## asx_soupbintcp_itch
module asx_soupbintcp_itch (
    input  wire        clk,
    input  wire        rst,
    input  wire        ip_payload_valid,
    input  wire [7:0]  ip_payload_data,
    input  wire        ip_payload_start,
    input  wire        ip_payload_end,
    output wire [15:0] tcp_src_port,
    output wire [15:0] tcp_dst_port,
    output wire [31:0] tcp_seq_num,
    output wire [31:0] tcp_ack_num,
    output wire [3:0] tcp_data_offset,
    output wire [7:0] tcp_flags,
    output wire [15:0] tcp_window,
    output wire tcp_flag_syn,
    output wire tcp_flag_ack,
    output wire tcp_flag_fin,
    output wire tcp_flag_rst,
    output wire tcp_flag_psh,
    output wire tcp_header_valid,
    output wire tcp_parse_error,
    output wire session_active,
    output wire [63:0] session_sequence,
    output wire [7:0] pkt_type,
    output wire pkt_type_valid,
    output wire pkt_heartbeat,
    output wire pkt_login_accepted,
    output wire pkt_login_rejected,
    output wire pkt_end_session,
    output wire [31:0] seq_data_count,
    output wire [31:0] heartbeat_count,
    output wire parse_error,
    output wire msg_valid,
    output wire [7:0] msg_type,
    output wire msg_error,
    output wire [31:0] timestamp,
    output wire [63:0] order_id,
    output wire [31:0] orderbook_id,
    output wire side,
    output wire add_order_valid,
    output wire add_order_start,
    output wire [63:0] quantity,
    output wire [31:0] price,
    output wire [15:0] order_attributes,
    output wire order_executed_valid,
    output wire [63:0] exec_quantity,
    output wire order_cancel_valid,
    output wire order_delete_valid,
    output wire order_replace_valid,
    output wire directory_valid,
    output wire system_event_valid,
    output wire [7:0] event_code,
    output wire [31:0] total_messages,
    output wire [31:0] parse_errors
);
    wire       tcp_payload_valid;
    wire [7:0] tcp_payload_data;
    wire       tcp_payload_start;
    wire       tcp_payload_end;
    wire       itch_tcp_valid;
    wire [7:0] itch_tcp_data;
    wire       itch_tcp_start;
    wire       itch_tcp_end;
    wire [63:0] unused_match_id;
    wire [31:0] unused_combo_group_id;
    wire [63:0] unused_cancel_quantity;
    wire [63:0] unused_new_order_id;
    wire [63:0] unused_new_quantity;
    wire [31:0] unused_new_price;
    wire [63:0] unused_symbol;
  ...
Size: ~680 I/O pins, roughly 0.030 mm^2 of cells after synthesis.
clock: 2.33 ns
lec_check: 0
cap_margin: 20
core_aspect_ratio: 0.99
core_margin: 2
core_utilization: 70
cts_cluster_diameter: 355
cts_cluster_size: 32
gpl_timing_driven: 1
slew_margin: 40
run.sh (not shown) runs the stock make flow with config.mk's settings and CLKGATE_MAP_FILE=.
The first run ended with an error in global routing on GRT-0116.
==> next run, changes <==
--- a/flow/config.mk
+++ b/flow/config.mk
@@ -8,7 +8,5 @@
 export CAP_MARGIN = 20
-export CORE_ASPECT_RATIO = 0.99
+export CORE_ASPECT_RATIO = 1.54
 export CORE_MARGIN = 2
-export CORE_UTILIZATION = 70
-export CTS_CLUSTER_DIAMETER = 355
-export CTS_CLUSTER_SIZE = 32
+export CORE_UTILIZATION = 66
 export GPL_TIMING_DRIVEN = 1
==> flow/constraint.sdc (replaced) <==
create_clock -name core_clock -period 3.36 [get_ports {clk}]
set_input_delay 0.6720 -clock core_clock [delete_from_list [all_inputs] [get_ports {clk}]]
set_output_delay 0.6720 -clock core_clock [all_outputs]
set_load 0.01 [all_outputs]
What happened: Now the flow completed with no timing, DRC or antenna violations. Die size increases by 6.0%. Synthesized cell count does not change. Synthesized area is unchanged.
==> next run, changes <==
--- a/flow/config.mk
+++ b/flow/config.mk
@@ -8,6 +8,9 @@
 export CAP_MARGIN = 20
-export CORE_ASPECT_RATIO = 1.54
+export CORE_ASPECT_RATIO = 1.2
 export CORE_MARGIN = 2
 export CORE_UTILIZATION = 66
+export CTS_CLUSTER_SIZE = 51
 export GPL_TIMING_DRIVEN = 1
+export HOLD_SLACK_MARGIN = 0.27
+export SETUP_SLACK_MARGIN = -0.2
 export SLEW_MARGIN = 40
==> flow/constraint.sdc (replaced) <==
create_clock -name core_clock -period 2.77 [get_ports {clk}]
set_input_delay 0.5540 -clock core_clock [delete_from_list [all_inputs] [get_ports {clk}]]
set_output_delay 0.5540 -clock core_clock [all_outputs]
set_load 0.01 [all_outputs]
This time the run finished but failed the layout checks on setup timing.
Clock power grows by 38%.
Wire length grows by 12%.
Final area grows by 2.4%.
First-iteration DRC count grows by 25%.
Worst setup slack is worse by 830 ps.
Total power grows by 29%.
Fmax shrinks by 7.1%.
Final cell count grows by 1.2%.
==> next run, changes <==
--- a/flow/config.mk
+++ b/flow/config.mk
@@ -8,9 +8,6 @@
 export CAP_MARGIN = 20
-export CORE_ASPECT_RATIO = 1.2
+export CORE_ASPECT_RATIO = 1.54
 export CORE_MARGIN = 2
-export CORE_UTILIZATION = 66
-export CTS_CLUSTER_SIZE = 51
+export CORE_UTILIZATION = 57
 export GPL_TIMING_DRIVEN = 1
-export HOLD_SLACK_MARGIN = 0.27
-export SETUP_SLACK_MARGIN = -0.2
 export SLEW_MARGIN = 40
==> flow/constraint.sdc (replaced) <==
create_clock -name core_clock -period 2.33 [get_ports {clk}]
set_input_delay 0.4660 -clock core_clock [delete_from_list [all_inputs] [get_ports {clk}]]
set_output_delay 0.4660 -clock core_clock [all_outputs]
set_load 0.01 [all_outputs]
The new run finished but failed the layout checks on setup timing.
Die area came out higher by 16%.
Via count came out lower by 8.1%.
Power came out higher by 12%.
Wire length came out lower by 17%.
Non-clock buffer count came out higher by 123.
==> next run, changes <==
--- a/flow/config.mk
+++ b/flow/config.mk
@@ -8,5 +8,6 @@
 export CAP_MARGIN = 20
-export CORE_ASPECT_RATIO = 1.54
+export CORE_ASPECT_RATIO = 0.99
 export CORE_MARGIN = 2
-export CORE_UTILIZATION = 57
+export CORE_UTILIZATION = 68
+export CTS_CLUSTER_SIZE = 32
 export GPL_TIMING_DRIVEN = 1
==> flow/constraint.sdc (replaced) <==
create_clock -name core_clock -period 2.7 [get_ports {clk}]
set_input_delay 0.5400 -clock core_clock [delete_from_list [all_inputs] [get_ports {clk}]]
set_output_delay 0.5400 -clock core_clock [all_outputs]
set_load 0.01 [all_outputs]
Effect:
- This time the run failed in global routing
- die size decreases by about a fifth
- synthesized area stays the same
- synthesized cell count does not change

* * *

north:
Starting RTL as in the previous note.
## asx_soupbintcp_itch
module asx_soupbintcp_itch (
    input  wire        clk,
    input  wire        rst,
    input  wire        ip_payload_valid,
    input  wire [7:0]  ip_payload_data,
    input  wire        ip_payload_start,
    input  wire        ip_payload_end,
    output wire [15:0] tcp_src_port,
    output wire [15:0] tcp_dst_port,
    output wire [31:0] tcp_seq_num,
    output wire [31:0] tcp_ack_num,
    output wire [3:0] tcp_data_offset,
    output wire [7:0] tcp_flags,
    output wire [15:0] tcp_window,
    output wire tcp_flag_syn,
    output wire tcp_flag_ack,
    output wire tcp_flag_fin,
    output wire tcp_flag_rst,
    output wire tcp_flag_psh,
    output wire tcp_header_valid,
    output wire tcp_parse_error,
    output wire session_active,
    output wire [63:0] session_sequence,
    output wire [7:0] pkt_type,
    output wire pkt_type_valid,
    output wire pkt_heartbeat,
    output wire pkt_login_accepted,
    output wire pkt_login_rejected,
    output wire pkt_end_session,
    output wire [31:0] seq_data_count,
    output wire [31:0] heartbeat_count,
  ...
==> flow/config.mk <==
export PLATFORM = sky130hd
export DESIGN_NAME = asx_soupbintcp_itch
export DESIGN_NICKNAME = asx_soupbintcp_itch
export VERILOG_FILES = /design/flow/design.v
export SDC_FILE = /design/flow/constraint.sdc
export NUM_CORES = 4
export LEC_CHECK = 0
export CAP_MARGIN = 20
export CORE_ASPECT_RATIO = 1.54
export CORE_MARGIN = 5
export CORE_UTILIZATION = 48
export GPL_TIMING_DRIVEN = 1
export PLACE_DENSITY_LB_ADDON = 0.18
export SLEW_MARGIN = 40
==> flow/constraint.sdc <==
create_clock -name core_clock -period 3.36 [get_ports {clk}]
set_input_delay 0.6720 -clock core_clock [delete_from_list [all_inputs] [get_ports {clk}]]
set_output_delay 0.6720 -clock core_clock [all_outputs]
set_load 0.01 [all_outputs]
For south, these inputs were changed with respect to north:
--- a/flow/config.mk
+++ b/flow/config.mk
@@ -9,6 +9,3 @@
-export CORE_ASPECT_RATIO = 1.54
-export CORE_MARGIN = 5
-export CORE_UTILIZATION = 48
-export GPL_TIMING_DRIVEN = 1
-export PLACE_DENSITY_LB_ADDON = 0.18
-export SLEW_MARGIN = 40
+export CORE_MARGIN = 2
+export CORE_UTILIZATION = 70
+export SLEW_MARGIN = 20
==> flow/constraint.sdc <==
create_clock -name core_clock -period 1.45 [get_ports {clk}]
set_input_delay 0.2900 -clock core_clock [delete_from_list [all_inputs] [get_ports {clk}]]
set_output_delay 0.2900 -clock core_clock [all_outputs]
set_load 0.01 [all_outputs]
Results
- north -> south: synthesized instance count delta 0, exact match
- Core area: north and south compared, lower one is south
- Changes observed in south relative to north: Yosys chip area comparable; initial cell density of the core now larger; number of placed I/O pins comparable; die area now smaller.
- Looking at the reports, north completed the entire flow and the layout it produced met the timing, design-rule and antenna checks.
- south got as far as detailed placement, where a tool error ended the run.
diff inputs: south => east
--- a/flow/config.mk
+++ b/flow/config.mk
@@ -10 +10 @@
-export CORE_UTILIZATION = 70
+export CORE_UTILIZATION = 40
==> flow/constraint.sdc <==
create_clock -name core_clock -period 5.0 [get_ports {clk}]
set_input_delay 1.0000 -clock core_clock [delete_from_list [all_inputs] [get_ports {clk}]]
set_output_delay 1.0000 -clock core_clock [all_outputs]
set_load 0.01 [all_outputs]
### Flow results
east | status: complete | timing, DRC, antenna: pass
Relative to south, core region area has increased by about 75% in east.
On post-synthesis cell count, south and east are basically level.
Summary of east over south: flop and latch count out of synthesis held steady, height of the die grew by 66 µm, yosys-reported design area after synthesis held steady.
Measured against each other, south and east differ in starting density of the core, the higher figure coming from south.
east vs south — die area rose about 70%.
east reports a higher die boundary width than south does.
Re number of cells in Yosys stat: no difference whatsoever between south and east.
Looking at south and east, the sequential fraction of the synthesis area is a wash.
Inputs modified between east and west:
--- a/flow/config.mk
+++ b/flow/config.mk
@@ -8,0 +9 @@
+export CORE_ASPECT_RATIO = 0.5
@@ -10 +11 @@
-export CORE_UTILIZATION = 40
+export CORE_UTILIZATION = 62
==> flow/constraint.sdc <==
create_clock -name core_clock -period 2.51 [get_ports {clk}]
set_input_delay 0.5020 -clock core_clock [delete_from_list [all_inputs] [get_ports {clk}]]
set_output_delay 0.5020 -clock core_clock [all_outputs]
set_load 0.01 [all_outputs]
## What came out
- The flow completed for west, but it is not clean: the layout still shows setup timing.
- east -> west: global-route wire length before repair decreased by a few percent
- Relative to east, west improves tightest slew margin relative to the limit.
- Taking west as 1.0, east lands at 0.55 on internal power contribution.
- Final setup skew delta (west − east): unfavourable
- [west] post-route standard cell area excluding fillers rose 610 µm² relative to east
- Relative to east, west degrades worst hold slack.
- Count of clock-net buffers in the final layout in west vs east: down about 14%
- Lower initial core utilization goes to east over west.
For middle, these inputs were changed with respect to west:
--- a/flow/config.mk
+++ b/flow/config.mk
@@ -9 +8,0 @@
-export CORE_ASPECT_RATIO = 0.5
@@ -11 +10 @@
-export CORE_UTILIZATION = 62
+export CORE_UTILIZATION = 71
==> flow/constraint.sdc <==
create_clock -name core_clock -period 3.63 [get_ports {clk}]
set_input_delay 0.7260 -clock core_clock [delete_from_list [all_inputs] [get_ports {clk}]]
set_output_delay 0.7260 -clock core_clock [all_outputs]
set_load 0.01 [all_outputs]
Findings:
- Status for middle and west: no clean run
- middle never completed, since it errored out during global routing.
- Going from west to middle, die area -13%, horizontal extent of the die -about 33%, cell total after placement -230, die height +about 30%, number of rows created at floorplan +32%.
- Re synthesized chip area reported by yosys: no difference whatsoever between west and middle.

* * *

Starting RTL as in the previous note.
==> flow/config.mk <==
export PLATFORM = sky130hd
export DESIGN_NAME = asx_soupbintcp_itch
export DESIGN_NICKNAME = asx_soupbintcp_itch
export VERILOG_FILES = /design/flow/design.v
export SDC_FILE = /design/flow/constraint.sdc
export NUM_CORES = 4
export LEC_CHECK = 0
export CAP_MARGIN = 20
export CORE_MARGIN = 2
export CORE_UTILIZATION = 61
export CTS_CLUSTER_SIZE = 31
export HOLD_SLACK_MARGIN = 0.3
export SETUP_SLACK_MARGIN = 0.52
export SLEW_MARGIN = 20
==> flow/constraint.sdc <==
create_clock -name core_clock -period 2.08 [get_ports {clk}]
set_input_delay 0.4160 -clock core_clock [delete_from_list [all_inputs] [get_ports {clk}]]
set_output_delay 0.4160 -clock core_clock [all_outputs]
set_load 0.01 [all_outputs]
The starting point stopped in global routing on ODB-0269.
Change:
--- a/flow/config.mk
+++ b/flow/config.mk
@@ -9,6 +9,5 @@
 export CORE_MARGIN = 2
-export CORE_UTILIZATION = 61
-export CTS_CLUSTER_SIZE = 31
-export HOLD_SLACK_MARGIN = 0.3
-export SETUP_SLACK_MARGIN = 0.52
+export CORE_UTILIZATION = 64
+export CTS_CLUSTER_SIZE = 36
+export SETUP_SLACK_MARGIN = 0.6
 export SLEW_MARGIN = 20
==> flow/constraint.sdc (replaced) <==
create_clock -name core_clock -period 2.02 [get_ports {clk}]
set_input_delay 0.4040 -clock core_clock [delete_from_list [all_inputs] [get_ports {clk}]]
set_output_delay 0.4040 -clock core_clock [all_outputs]
set_load 0.01 [all_outputs]
With this change the flow ended with an error in clock tree synthesis.
Synthesized area stays the same.
Synthesized cell count is unchanged.
Die area goes down by about 4.6%.
Change:
--- a/flow/config.mk
+++ b/flow/config.mk
@@ -9,5 +9,3 @@
 export CORE_MARGIN = 2
-export CORE_UTILIZATION = 64
-export CTS_CLUSTER_SIZE = 36
-export SETUP_SLACK_MARGIN = 0.6
+export CORE_UTILIZATION = 40
 export SLEW_MARGIN = 20
==> flow/constraint.sdc (replaced) <==
create_clock -name core_clock -period 3.83 [get_ports {clk}]
set_input_delay 0.7660 -clock core_clock [delete_from_list [all_inputs] [get_ports {clk}]]
set_output_delay 0.7660 -clock core_clock [all_outputs]
set_load 0.01 [all_outputs]
Result: Now the flow finished with timing, DRC and antenna clean; synthesized area does not change; die size is higher by well over a third; synthesized cell count does not change.
Change:
--- a/flow/config.mk
+++ b/flow/config.mk
@@ -10,2 +10,5 @@
 export CORE_UTILIZATION = 40
+export CTS_CLUSTER_DIAMETER = 120
+export PLACE_DENSITY_LB_ADDON = 0.21
+export SETUP_SLACK_MARGIN = 1.32
 export SLEW_MARGIN = 20
==> flow/constraint.sdc (replaced) <==
create_clock -name core_clock -period 5.0 [get_ports {clk}]
set_input_delay 1.0000 -clock core_clock [delete_from_list [all_inputs] [get_ports {clk}]]
set_output_delay 1.0000 -clock core_clock [all_outputs]
set_load 0.01 [all_outputs]
What happened:
- synthesized area does not change
- power falls by 23%
- setup slack improves by 1.1 ns
- hold slack hardly moves
- synthesized cell count does not change
- final area falls by 0.33%

* * *

Starting RTL as in the previous note.
clock: 1.45 ns
lec_check: 0
abc_area: 1
cap_margin: 20
core_margin: 2
core_utilization: 72
cts_cluster_diameter: 397
cts_cluster_size: 10
setup_slack_margin: 0.43
slew_margin: 20
tns_end_percent: 5
The baseline never finished: it broke off in detailed placement (DPL-0038).
Next try:
--- a/flow/config.mk
+++ b/flow/config.mk
@@ -12,3 +12,3 @@
-export CTS_CLUSTER_DIAMETER = 397
-export CTS_CLUSTER_SIZE = 10
-export SETUP_SLACK_MARGIN = 0.43
+export CTS_CLUSTER_DIAMETER = 394
+export CTS_CLUSTER_SIZE = 97
+export PLACE_DENSITY = 0.36
@@ -16 +15,0 @@
-export TNS_END_PERCENT = 5
==> flow/constraint.sdc (replaced) <==
create_clock -name core_clock -period 2.77 [get_ports {clk}]
set_input_delay 0.5540 -clock core_clock [delete_from_list [all_inputs] [get_ports {clk}]]
set_output_delay 0.5540 -clock core_clock [all_outputs]
set_load 0.01 [all_outputs]
Result:
- The changed run never finished: it broke off in global routing, error GRT-0232
- synthesized cell count is unchanged
- area after synthesis is unchanged
- die size stays the same
Next try:
--- a/flow/config.mk
+++ b/flow/config.mk
@@ -12,2 +12 @@
-export CTS_CLUSTER_DIAMETER = 394
-export CTS_CLUSTER_SIZE = 97
+export CTS_CLUSTER_DIAMETER = 397
==> flow/constraint.sdc (replaced) <==
create_clock -name core_clock -period 1.25 [get_ports {clk}]
set_input_delay 0.2500 -clock core_clock [delete_from_list [all_inputs] [get_ports {clk}]]
set_output_delay 0.2500 -clock core_clock [all_outputs]
set_load 0.01 [all_outputs]
After rerunning:
- With this change the flow ended with an error in detailed placement with DPL-0038
- synthesized cell count stays the same
- synthesized area stays the same
- die area does not change
Next try:
--- a/flow/config.mk
+++ b/flow/config.mk
@@ -8 +7,0 @@
-export ABC_AREA = 1
@@ -11,3 +10 @@
-export CORE_UTILIZATION = 72
-export CTS_CLUSTER_DIAMETER = 397
-export PLACE_DENSITY = 0.36
+export CORE_UTILIZATION = 40
==> flow/constraint.sdc (replaced) <==
create_clock -name core_clock -period 3.63 [get_ports {clk}]
set_input_delay 0.7260 -clock core_clock [delete_from_list [all_inputs] [get_ports {clk}]]
set_output_delay 0.7260 -clock core_clock [all_outputs]
set_load 0.01 [all_outputs]
Result: With this change the flow completed with no timing, DRC or antenna violations; area after synthesis came out lower by 7.1%; die size climbs by about 66%; synthesized cell count is lower by 23%.
Next try:
--- a/flow/config.mk
+++ b/flow/config.mk
@@ -10 +10,3 @@
-export CORE_UTILIZATION = 40
+export CORE_UTILIZATION = 70
+export CTS_CLUSTER_SIZE = 36
+export SETUP_SLACK_MARGIN = -0.2
==> flow/constraint.sdc (replaced) <==
create_clock -name core_clock -period 2.79 [get_ports {clk}]
set_input_delay 0.5580 -clock core_clock [delete_from_list [all_inputs] [get_ports {clk}]]
set_output_delay 0.5580 -clock core_clock [all_outputs]
set_load 0.01 [all_outputs]
Effect: Now the flow failed in global routing; die area falls by 42%; area after synthesis stays the same; synthesized cell count does not change.
Power is estimated from default activity; no workload was simulated.
